==> flow/design.v <==
module ieee754multiplier (
    input logic clk, rst_n,
    input logic [31:0] a_i,
    input logic [31:0] b_i,
    input logic start_i,
    output logic done_o,
    output logic nan_o,
    output logic inifinit_o,
    output logic overflow_o,
    output logic underflow_o,
    output logic [31:0] product_o
);
typedef enum logic[1:0] {
    INITIAL_STATE = 2'b00,
    MULTIPLY_STEP = 2'b01,
    RESULT_VERIFICATION_STEP = 2'b10,
    DONE = 2'b11
} MULTIPLIER_FSM_STATE;
MULTIPLIER_FSM_STATE current_state;
logic [31:0] a_r, b_r;  
logic signal_a, signal_b;
logic [7:0] exponent_a, exponent_b;
logic [23:0] mantissa_a, mantissa_b;  
logic [47:0] mantissa_temp;
logic [9:0] exponent_temp;
logic [31:0] product_r;      
logic [1:0]  exponent_hi_r;  
always_comb begin : MULTIPLIER_COMB_BLOCK
    signal_a = a_r[31];  
    signal_b = b_r[31];  
    exponent_a = a_r[30:23];  
    exponent_b = b_r[30:23];  
    mantissa_a[23] = 1;
    mantissa_a[22:0] = a_r[22:0];   
    mantissa_b[23] = 1;
    mantissa_b[22:0] = b_r[22:0];   
    if (mantissa_a[22-:23] == 0 || mantissa_b[22-:23] == 0) begin  
        mantissa_temp = 0;  
        exponent_temp = 0;  
    end else begin
        mantissa_temp = mantissa_a * mantissa_b;  
        exponent_temp = exponent_a + exponent_b - 127;  
        if (mantissa_temp[47] == 1) begin  
            mantissa_temp = mantissa_temp >> 1;  
            exponent_temp = exponent_temp + 1;  
        end
    end
end
always_ff @(posedge clk, negedge rst_n) begin : MULTIPLIER_FF_BLOCK
    if(!rst_n) begin
        current_state <= INITIAL_STATE;
        a_r <= 32'b0;
        b_r <= 32'b0;
        product_r <= 32'b0;
        exponent_hi_r <= 2'b0;
        done_o <= 1'b0;
        nan_o <= 1'b0;
        inifinit_o <= 1'b0;
        overflow_o <= 1'b0;
        underflow_o <= 1'b0;
        product_o <= 32'b0;
    end else begin
        case (current_state)
            INITIAL_STATE, DONE: begin
                done_o <= 1'b0;
                if (start_i) begin
                    a_r <= a_i;
                    b_r <= b_i;
                    current_state <= MULTIPLY_STEP;
                end else begin
                    current_state <= INITIAL_STATE;
                end
            end
            MULTIPLY_STEP: begin
                product_r[31] <= signal_a ^ signal_b;  
                product_r[30:23] <= exponent_temp[7:0];  
                product_r[22:0] <= mantissa_temp[45:23];  
                exponent_hi_r <= exponent_temp[9:8];
                current_state <= RESULT_VERIFICATION_STEP;
            end
            RESULT_VERIFICATION_STEP: begin
                nan_o <= 1'b0;
                inifinit_o <= 1'b0;
                overflow_o <= 1'b0;
                underflow_o <= 1'b0;
                product_o <= product_r;
                if (product_r[30:23] == 8'hFF && product_r[22:0] != 23'b00) begin
                    nan_o <= 1'b1;
                    product_o <= 32'b00;
                end else if (product_r[30:23] == 8'b11111111 && product_r[22:0] == 23'b0) begin
                    inifinit_o <= 1'b1;
                end else if (exponent_hi_r[0] == 1'b1 || exponent_hi_r[1] == 1'b1) begin
                    overflow_o <= 1'b1;
                    product_o <= 32'h7FFFFFFF;
                end else if (product_r[30:23] == 8'b00000000) begin
                    underflow_o <= 1'b1;
                    product_o <= 32'b00;
                end
                done_o <= 1'b1;
                current_state <= DONE;
            end
        endcase
    end
end
endmodule
Settings: LEC_CHECK=0, CAP_MARGIN=0, CORE_MARGIN=2, CORE_UTILIZATION=72, SETUP_SLACK_MARGIN=1.85, SLEW_MARGIN=20, TNS_END_PERCENT=10; clock period 6.22 ns.
run.sh (not shown) runs the stock make flow with config.mk's settings and CLKGATE_MAP_FILE=.
The baseline finished but failed the layout checks on setup timing.
Next try:
CAP_MARGIN = 20   (was 0)
CTS_CLUSTER_SIZE = 47   (was default)
PLACE_DENSITY = 0.65   (was default)
SETUP_SLACK_MARGIN = default   (was 1.85)
TNS_END_PERCENT = default   (was 10)
clock period = 4.52 ns   (was 6.22 ns; I/O delays follow)
The new run aborted during global routing with GRT-0232.
Synthesized cell count does not change.
Synthesized area stays the same.
Die size stays the same.
Next try:
CAP_MARGIN = 15   (was 20)
CTS_CLUSTER_SIZE = 36   (was 47)
HOLD_SLACK_MARGIN = -0.1   (was default)
PLACE_DENSITY = default   (was 0.65)
clock period = 6.8 ns   (was 4.52 ns; I/O delays follow)
What happened: The changed run ran to the end with violations: setup timing; synthesized area does not change; synthesized cell count stays the same; die size does not change.
Next try:
CORE_ASPECT_RATIO = 0.92   (was default)
SETUP_SLACK_MARGIN = -0.17   (was default)
TNS_END_PERCENT = 45   (was default)
The changed run completed and failed the layout checks on setup timing.
Utilization shrinks by 2.0 points.
Sequential share of layout area grows by 0.12 points.
Routed wire length is about the same.
Next try:
CAP_MARGIN = 20   (was 15)
CORE_ASPECT_RATIO = default   (was 0.92)
CORE_UTILIZATION = 50   (was 72)
CTS_CLUSTER_SIZE = default   (was 36)
HOLD_SLACK_MARGIN = default   (was -0.1)
SETUP_SLACK_MARGIN = default   (was -0.17)
TNS_END_PERCENT = default   (was 45)
clock period = 9.0 ns   (was 6.8 ns; I/O delays follow)
Result:
- With this change the flow finished clean
- cell area drops by 8.8%
- setup slack is better by 1.2 ns
- synthesized cell count is unchanged
- routed wire length went down by 14%
- count of clock-buffer cells in the layout goes up by 1
- flip-flop count stays the same
- sequential share of layout area goes up by 1.0 points
- clock skew fell by 0.0088 ns

Starts from the design.v that is shown in full above.
clock: 14.2 ns
lec_check: 0
cap_margin: 40
cell_pad_in_sites_detail_placement: 0
core_aspect_ratio: 0.93
core_margin: 2
core_utilization: 65
cts_cluster_diameter: 308
cts_cluster_size: 14
gpl_timing_driven: 1
max_routing_layer: met5
setup_slack_margin: 1.16
slew_margin: 25
Next try:
CAP_MARGIN = 0   (was 40)
CORE_UTILIZATION = 70   (was 65)
SETUP_SLACK_MARGIN = -0.88   (was 1.16)
Outcome:
- wire length fell by 1.4%
- clock-buffer cell count fell by 1
- setup slack got worse by 0.47 ns
- non-clock buffer count fell by 15
Next try:
CAP_MARGIN = 40   (was 0)
CORE_UTILIZATION = 32   (was 70)
CTS_CLUSTER_SIZE = 98   (was 14)
PLACE_DENSITY = 0.4   (was default)
SETUP_SLACK_MARGIN = 1.16   (was -0.88)
TNS_END_PERCENT = 20   (was default)
clock period = 9.79 ns   (was 14.2 ns; I/O delays follow)
First-iteration DRC count is lower by 41%.
Clock-buffer cell count grows by 2.
Worst hold slack gains 0.0043 ns.
Cell area climbs by 3.7%.
Worst setup slack degrades by 4.0 ns.
Next try:
CAP_MARGIN = 0   (was 40)
CORE_UTILIZATION = 72   (was 32)
CTS_CLUSTER_SIZE = 14   (was 98)
PLACE_DENSITY = default   (was 0.4)
SETUP_SLACK_MARGIN = -0.88   (was 1.16)
TNS_END_PERCENT = default   (was 20)
clock period = 14.2 ns   (was 9.79 ns; I/O delays follow)
Die size falls by well over a third.

RTL: the design.v shown in full above, as it stands there.
export LEC_CHECK = 0
export CAP_MARGIN = 20
export CELL_PAD_IN_SITES_DETAIL_PLACEMENT = 2
export CELL_PAD_IN_SITES_GLOBAL_PLACEMENT = 3
export CORE_MARGIN = 2
export CORE_UTILIZATION = 50
export CTS_CLUSTER_DIAMETER = 92
export CTS_CLUSTER_SIZE = 77
export GPL_ROUTABILITY_DRIVEN = 1
export GPL_TIMING_DRIVEN = 0
export SLEW_MARGIN = 20
create_clock -name core_clock -period 12.3 [get_ports {clk}]
The baseline ended with an error in global placement, error GPL-0301.
==> next run, changes <==
--- a/flow/config.mk
+++ b/flow/config.mk
@@ -7,0 +8 @@
+export ABC_AREA = 1
@@ -9,3 +10,4 @@
-export CELL_PAD_IN_SITES_DETAIL_PLACEMENT = 2
-export CELL_PAD_IN_SITES_GLOBAL_PLACEMENT = 3
-export CORE_MARGIN = 2
+export CELL_PAD_IN_SITES_DETAIL_PLACEMENT = 0
+export CELL_PAD_IN_SITES_GLOBAL_PLACEMENT = 1
+export CORE_ASPECT_RATIO = 0.77
+export CORE_MARGIN = 10
@@ -16,0 +19,3 @@
+export HOLD_SLACK_MARGIN = -0.03
+export MAX_ROUTING_LAYER = met4
+export MIN_ROUTING_LAYER = met2
@@ -17,0 +23 @@
+export TNS_END_PERCENT = 20
What happened:
- The new run failed in global routing
- synthesized area grows by 7.1%
- die size grows by 22%
- synthesized cell count grows by 32%
==> next run, changes <==
==> flow/config.mk (replaced) <==
export PLATFORM = sky130hd
export DESIGN_NAME = ieee754multiplier
export DESIGN_NICKNAME = ieee754multiplier
export VERILOG_FILES = /design/flow/design.v
export SDC_FILE = /design/flow/constraint.sdc
export NUM_CORES = 4
export LEC_CHECK = 0
export CAP_MARGIN = 0
export CORE_MARGIN = 2
export CORE_UTILIZATION = 72
export SLEW_MARGIN = 20
==> flow/constraint.sdc (replaced) <==
create_clock -name core_clock -period 6.22 [get_ports {clk}]
set_input_delay 1.2440 -clock core_clock [delete_from_list [all_inputs] [get_ports {clk}]]
set_output_delay 1.2440 -clock core_clock [all_outputs]
set_load 0.01 [all_outputs]
The new run reached the layout checks and failed them: setup timing.
Synthesized cell count shrinks by 24%.
Die area went down by 43%.
Area after synthesis falls by 6.6%.
==> next run, changes <==
--- a/flow/config.mk
+++ b/flow/config.mk
@@ -8 +8 @@
-export CAP_MARGIN = 0
+export CAP_MARGIN = 20
@@ -10 +10 @@
-export CORE_UTILIZATION = 72
+export CORE_UTILIZATION = 66
==> flow/constraint.sdc (replaced) <==
create_clock -name core_clock -period 7.4 [get_ports {clk}]
set_input_delay 1.4800 -clock core_clock [delete_from_list [all_inputs] [get_ports {clk}]]
set_output_delay 1.4800 -clock core_clock [all_outputs]
set_load 0.01 [all_outputs]
With this change the flow finished with timing, DRC and antenna clean.
Core utilization decreases by 15 points.
First-iteration DRC count is lower by 54%.
Area after synthesis stays the same.
Flip-flop count stays the same.
Design area shrinks by 8.9%.
Count of clock-buffer cells in the layout does not change.
Worst setup slack improves by 1.1 ns.

## lane 1
// ieee754multiplier: RTL as listed in full above, without the edits since
Settings: LEC_CHECK=0, ABC_AREA=1, CAP_MARGIN=15, CORE_ASPECT_RATIO=0.72, CORE_MARGIN=2, CORE_UTILIZATION=72, CTS_CLUSTER_SIZE=10, SETUP_SLACK_MARGIN=2.23, SLEW_MARGIN=20, TNS_END_PERCENT=5; clock period 8.2 ns.
Lane 1 did not finish; the tool stopped in 5_1_grt with error ODB-0269.
--- input diff lane 1..lane 2 ---
- CORE_UTILIZATION now 50, was 72
- TNS_END_PERCENT no longer set, was 5
- ABC_AREA no longer set, was 1
- CTS_CLUSTER_SIZE no longer set, was 10
- CORE_ASPECT_RATIO no longer set, was 0.72
- CAP_MARGIN now 20, was 15
- SETUP_SLACK_MARGIN no longer set, was 2.23
- the clock period (ns, I/O delays scaled along) now 8.35, was 8.2
--- outcome ---
- Simple-gate share of the synthesized area sits lower in lane 2 than in lane 1.
- Relative to lane 1, die area has gone up in lane 2.
- Number of I/O port buffers: lane 1 vs lane 2 identical
- Lane 2 vs lane 1 on final weighted congestion in routability-driven placement: lane 2 is the lower one.
- Share of synthesized cell area in full adder, half adder and majority cells came out higher on lane 2 than on lane 1.
- The lower complex-gate fraction of the synthesized area came out of lane 1.
- Apart from lane 1, each of lane 1 and lane 2 ends the flow with a layout that passes the timing, DRC and antenna checks.
- Lane 1: it failed during 5_1_grt, and the tool reported ODB-0269.
- Summary of the comparison: fraction of synthesized area in multiplexers is higher in lane 2, relative to lane 1.
- Lane 2 vs lane 1 — chip area in the Yosys report dropped by a few percent
The following lists how lane 3 was set up differently from lane 2:
- swapping 50 for 23 in CORE_UTILIZATION
==> comparison <==
Every stage of the flow completed for lane 3, and the final layout passed the timing, DRC and antenna checks. The worst setup slack number comes out lower for lane 3 vs lane 2. Lane 3 vs. lane 2: met1 track utilization from global routing went down by 21 points. Cell count up 21% in lane 3 wrt lane 2. The total count of max-transition violations in the final report of lane 3 and that of lane 2 are within noise of each other. On flop share of the area, the lower figure sits with lane 3, not lane 2. Looking at clock-pin slew on the worst setup and hold paths, lane 3 sits 0.02 ns above lane 2. Going from lane 2 to lane 3, number of DRC markers in iteration 0 decreased 54.
Relative to lane 3, the following input files were edited for lane 4:
- a change of CORE_UTILIZATION from 23 to 72
- an added SETUP_SLACK_MARGIN of 0.44
- an added ABC_AREA of 1
- an added TNS_END_PERCENT of 5
- a change of the clock period (ns, I/O delays scaled along) from 8.35 to 5.04
## What came out
Status(lane 4) = ERROR, stage = 5_1_grt. From lane 3 to lane 4 the numbers moved as follows: average instance area after synthesis went down by about 20%, sequential element share of the synthesized area went down by 0.93 points, number of gates resized after cts went up by 50.
> inputs changed (lane 4 -> lane 5)
- SETUP_SLACK_MARGIN now -0.6, was 0.44
- CAP_MARGIN now 40, was 20
- ABC_AREA no longer set, was 1
- TNS_END_PERCENT no longer set, was 5
- the clock period (ns, I/O delays scaled along) now 6.22, was 5.04
==> comparison <==
In lane 5 relative to lane 4, number of standard cells after synthesis had gone down by more than 10%.
Between lane 4 and lane 5, the flow reports synthesized netlist net count decreasing by more than 10%.
Detailed placement HPWL shrinks by more than 10% when moving from lane 4 to lane 5.
Taking lane 4 as 1.0, lane 5 lands at 1.6 on number of distinct library cells after synthesis.
Lane 5: mean instance size in the synthesized netlist 1.8 µm² above lane 4
Every stage of lane 5 finished as expected; the final checks, on the other hand, flagged negative setup slack, which means the layout fails.
Lane 5: yosys synthesis chip area is about 6.6% lower than what lane 4 reported.

Starts from the design.v that is shown in full above.
clock: 9.0 ns
lec_check: 0
abc_area: 1
cap_margin: 20
cell_pad_in_sites_detail_placement: 1
core_aspect_ratio: 1.21
core_margin: 2
core_utilization: 42
cts_cluster_diameter: 189
gpl_routability_driven: 0
gpl_timing_driven: 1
setup_slack_margin: -0.8
slew_margin: 20
tns_end_percent: 35
==> next run, changes <==
--- a/flow/config.mk
+++ b/flow/config.mk
@@ -10,2 +9,0 @@
-export CELL_PAD_IN_SITES_DETAIL_PLACEMENT = 1
-export CORE_ASPECT_RATIO = 1.21
@@ -13,2 +11 @@
-export CORE_UTILIZATION = 42
-export CTS_CLUSTER_DIAMETER = 189
+export CORE_UTILIZATION = 25
@@ -17 +14 @@
-export SETUP_SLACK_MARGIN = -0.8
+export SETUP_SLACK_MARGIN = -0.9
What happened:
- The changed run completed without violations
- global-route usage fell by 12 points
- utilization fell by 18 points
- final cell count rose by 13%
- critical path depth rose by 1
- clock skew rose by 6.1 ps
==> next run, changes <==
==> flow/config.mk (replaced) <==
export PLATFORM = sky130hd
export DESIGN_NAME = ieee754multiplier
export DESIGN_NICKNAME = ieee754multiplier
export VERILOG_FILES = /design/flow/design.v
export SDC_FILE = /design/flow/constraint.sdc
export NUM_CORES = 4
export LEC_CHECK = 0
export CAP_MARGIN = 0
export CORE_ASPECT_RATIO = 0.5
export CORE_MARGIN = 7
export CORE_UTILIZATION = 50
export HOLD_SLACK_MARGIN = 0.3
export SETUP_SLACK_MARGIN = -0.89
export SLEW_MARGIN = 20
export TNS_END_PERCENT = 15
After rerunning: Worst setup slack gets worse by 1200 ps. Area after synthesis decreases by 6.6%. Clock-buffer cell count does not change. Worst hold slack gets better by 36 ps. Critical path depth is lower by 4. Utilization climbs by 28 points. First-iteration DRC count is lower by 37%. Sequential share of layout area rises by 1.0 points. Routed wire length goes down by 12%.
==> next run, changes <==
==> flow/config.mk (replaced) <==
export PLATFORM = sky130hd
export DESIGN_NAME = ieee754multiplier
export DESIGN_NICKNAME = ieee754multiplier
export VERILOG_FILES = /design/flow/design.v
export SDC_FILE = /design/flow/constraint.sdc
export NUM_CORES = 4
export LEC_CHECK = 0
export ABC_AREA = 1
export CAP_MARGIN = 20
export CELL_PAD_IN_SITES_DETAIL_PLACEMENT = 1
export CORE_ASPECT_RATIO = 1.21
export CORE_MARGIN = 2
export CORE_UTILIZATION = 25
export GPL_ROUTABILITY_DRIVEN = 0
export GPL_TIMING_DRIVEN = 1
export SETUP_SLACK_MARGIN = -0.8
export SLEW_MARGIN = 20
export TNS_END_PERCENT = 35
=> The changed run completed without violations. Core utilization went down by 28 points. Setup slack gains 1100 ps. Via count rose by 23%. Clock skew went up by 4.7 ps. Sequential share of layout area went down by 1.0 points. Non-clock buffer count falls by 28.
==> next run, changes <==
==> flow/config.mk (replaced) <==
export PLATFORM = sky130hd
export DESIGN_NAME = ieee754multiplier
export DESIGN_NICKNAME = ieee754multiplier
export VERILOG_FILES = /design/flow/design.v
export SDC_FILE = /design/flow/constraint.sdc
export NUM_CORES = 4
export LEC_CHECK = 0
export CAP_MARGIN = 0
export CORE_ASPECT_RATIO = 0.5
export CORE_MARGIN = 7
export CORE_UTILIZATION = 72
export PLACE_DENSITY_LB_ADDON = 0.23
export SLEW_MARGIN = 20
export TNS_END_PERCENT = 15
Outcome: The new run finished with timing, DRC and antenna clean; synthesized cell count drops by a quarter to a third; setup slack gets worse by 820 ps; non-clock buffer count climbs by 18; clock skew stays flat; maximum frequency went down by roughly a tenth; sequential cell count is unchanged.
==> next run, changes <==
--- a/flow/config.mk
+++ b/flow/config.mk
@@ -9,2 +9 @@
-export CORE_ASPECT_RATIO = 0.5
-export CORE_MARGIN = 7
+export CORE_MARGIN = 2
@@ -12 +11,2 @@
-export PLACE_DENSITY_LB_ADDON = 0.23
+export CTS_CLUSTER_DIAMETER = 28
+export SETUP_SLACK_MARGIN = 0.33
@@ -14 +13,0 @@
-export TNS_END_PERCENT = 15
==> flow/constraint.sdc (replaced) <==
create_clock -name core_clock -period 6.22 [get_ports {clk}]
set_input_delay 1.2440 -clock core_clock [delete_from_list [all_inputs] [get_ports {clk}]]
set_output_delay 1.2440 -clock core_clock [all_outputs]
set_load 0.01 [all_outputs]
- Now the flow finished with negative setup slack left
- via count went up by 23%
- first-iteration DRC count grows by 64%
- critical path depth grows by 2
- final area grows by 15%
- synthesized area stays the same
